Setup of run A:
Design SP_wocg, start of the top module:
module SP_wocg(
	clk,
	rst_n,
	in_valid,
	in_data,
	in_mode,
	out_valid,
	out_data
);
Size in the first run: ~6900 cells after synthesis, about 25 I/O pins.
==> flow/config.mk <==
export PLATFORM = sky130hd
export DESIGN_NAME = SP_wocg
export DESIGN_NICKNAME = SP_wocg
export VERILOG_FILES = /design/flow/design.v
export SDC_FILE = /design/flow/constraint.sdc
export NUM_CORES = 4
export LEC_CHECK = 0
export ABC_AREA = 0
export CAP_MARGIN = 20
export CORE_ASPECT_RATIO = 0.91
export CORE_MARGIN = 2
export CORE_UTILIZATION = 72
export CTS_CLUSTER_DIAMETER = 400
export CTS_CLUSTER_SIZE = 98
export SETUP_SLACK_MARGIN = -0.4
export SLEW_MARGIN = 20
export SYNTH_MEMORY_MAX_BITS = 16384
==> flow/constraint.sdc <==
create_clock -name core_clock -period 4.79 [get_ports {clk}]
set_input_delay 0.9580 -clock core_clock [delete_from_list [all_inputs] [get_ports {clk}]]
set_output_delay 0.9580 -clock core_clock [all_outputs]
set_load 0.01 [all_outputs]
run.sh (not shown) runs the stock make flow with config.mk's settings and CLKGATE_MAP_FILE=.
The log for run A ends in global routing with error GRT-0116, so the run never completed.
### run A -> run B
- clearing CORE_ASPECT_RATIO, which used to be 0.91
- swapping 0 for 1 in ABC_AREA
- clearing CTS_CLUSTER_SIZE, which used to be 98
- clearing SETUP_SLACK_MARGIN, which used to be -0.4
- swapping 400 for 225 in CTS_CLUSTER_DIAMETER
- swapping 4.79 for 2.68 in the clock period (ns, I/O delays scaled along)
Findings:
Run B: complex-gate fraction of the synthesized area is 6.8 points lower than what run A reported.
Synthesized cell area in run B is about 0.56% above run A.
Proportion of synthesized area in mux cells down 6.4 points in run B wrt run A
Going from run A to run B, instance tally after logic synthesis grew by more than 10%.
Xor and xnor area share after synthesis: run A vs run B, no meaningful difference
Tool error DPL-0038 stopped run B during clock tree synthesis; no final results.
Of run B and run A, run A shows the lower chip area in the Yosys report, with run B above it.
Count of cell types in the netlist: run B < run A
Here is what was changed in the inputs of run C compared with run B.
- an added SETUP_SLACK_MARGIN of 0.8
- an added TNS_END_PERCENT of 5
- an added CTS_CLUSTER_SIZE of 10
- an added PLACE_DENSITY_LB_ADDON of 0.01
### Flow results
- Going from run B to run C, global placer's final weighted congestion shrank by a few percent.
- Total placed cells including tap cells was lower in the run labelled run C.
- Status(run C) = ERROR, stage = global routing
- Run C against run B: area figure in the yosys stat output shows no meaningful change; die area shows no meaningful change; synthesized cell count shows no meaningful change; fraction of synthesized area in multiplexers shows no meaningful change; fraction of registers with async set or reset after synthesis shows no meaningful change.

========
run 1:
Starting RTL as in the previous note.
Settings: LEC_CHECK=0, CAP_MARGIN=20, CORE_MARGIN=2, CORE_UTILIZATION=69, SLEW_MARGIN=20, SYNTH_MEMORY_MAX_BITS=16384; clock period 7.58 ns.
[inputs] run 2 vs run 1
Settings: putting CTS_CLUSTER_DIAMETER at 33 where nothing was set; swapping 7.58 for 3.22 in the clock period (ns, I/O delays scaled along).
### Flow results
Run 1 and run 2: one clean run, run 1; the rest did not finish clean.
Run 2 did not finish; the tool stopped in clock tree synthesis with error DPL-0038.
Between run 1 and run 2, the difference in total cell area reported by yosys after synthesis is negligible.
Part of the Yosys area used for sequential elements essentially unchanged between run 1 and run 2.
Per the comparison of run 2 with run 1, number of instances in the placed design higher, placed wire-length estimate higher, post-synthesis share of cell area spent on full adders, half adders and majority gates roughly the same, routability-driven placement congestion ratio higher.
The final reports for run 2 and run 1 show standard cell area after detailed placement higher in the former.
For run 3, these inputs were changed with respect to run 2:
Settings: CTS_CLUSTER_DIAMETER removed (was 33); CORE_UTILIZATION changed from 69 to 72; the clock period (ns, I/O delays scaled along) changed from 3.22 to 6.72.
Findings:
Run 3 ran to completion and came out clean on the timing, DRC and antenna checks.
Run 3 vs. run 2: post-placement cell count -1,744, yosys synthesis chip area ~0 delta, share of synthesized area spent on multiplexers ~0 delta.
The inputs of run 4 differ from those of run 3 as listed below.
Settings: TNS_END_PERCENT newly set to 5; PLACE_DENSITY newly set to 0.4; the clock period (ns, I/O delays scaled along) changed from 6.72 to 5.17.
Findings:
In run 4 relative to run 3, instance area after placement had gone up by more than 10%. Run 4 -> run 3: netlist area before placement delta 0, exact match. Diff run 4..run 3 | basic-gate share of the synthesized area counting and, or, nand and nor cells | unchanged. Compared with run 3, run 4 shows cell resize tally after clock tree synthesis higher by 382. | CTS buffer count | run 4 vs run 3 | 5.3% higher |. Re number of H-tree levels: no difference whatsoever between run 3 and run 4. Number of synthesized flops with an enable pin essentially unchanged between run 3 and run 4. Number of buffers added for setup after CTS, run 4 and run 3, lower one = run 3. Stage in which a tool error killed run 4: global routing. Die size came out exactly the same in run 4 and run 3. Post-synthesis compound-gate area fraction: run 4 vs run 3 identical.
Modified inputs, run 5 compared to run 4
Settings: CORE_UTILIZATION changed from 72 to 40; PLACE_DENSITY removed (was 0.4); TNS_END_PERCENT removed (was 5); the clock period (ns, I/O delays scaled along) changed from 5.17 to 8.0.
==> results <==
- Run 5 against run 4: die size higher, number of buffers added by the clock tree synthesis step now sits higher, height of the die has increased, maximum clock insertion buffer count stayed essentially flat.
- Summary of run 4 and run 5: one run falls short of a clean finish, namely run 4.
- Tool error GRT-0116 stopped run 4 during global routing; no final results.
- Detailed placer's ending HPWL down 12% in run 5 wrt run 4
- Adder-cell share of the synthesized area came out exactly the same in run 4 and run 5.
- Per the comparison of run 5 with run 4, number of rows created at floorplan picked up an extra about 34%, initial cell density of the core down 32 points, core box area climbed 0.066 mm2, area fraction in and, or, nand and nor cells after synthesis essentially unchanged.
- For instance count of the mapped netlist, run 4 and run 5 come out practically identical.
--- input diff run 5..run 6 ---
Settings: the clock period (ns, I/O delays scaled along): 8.0 -> 13.5.
Results
- Having completed the whole flow, run 6 delivered a layout that passed the timing, DRC and antenna checks.
- The fill cell instance count of the final layout on run 5 is in line with that on run 6.
- Comparing run 5 with run 6, the fraction of standard cell area in multi-input logic came out essentially unchanged.
- Buffer-and-inverter tally for the worst setup path ends up lower on run 6.
- Met3 global-route usage: lower on run 5
- Route | run 6 vs run 5 | wire shorter in run 6
- Run 5 has a lower least setup slack across all paths after layout than run 6.
- Relative to run 5, the leakage power measured on run 6 has decreased slightly.
Power figures rest on the tool's default switching activity, not on a simulated workload.
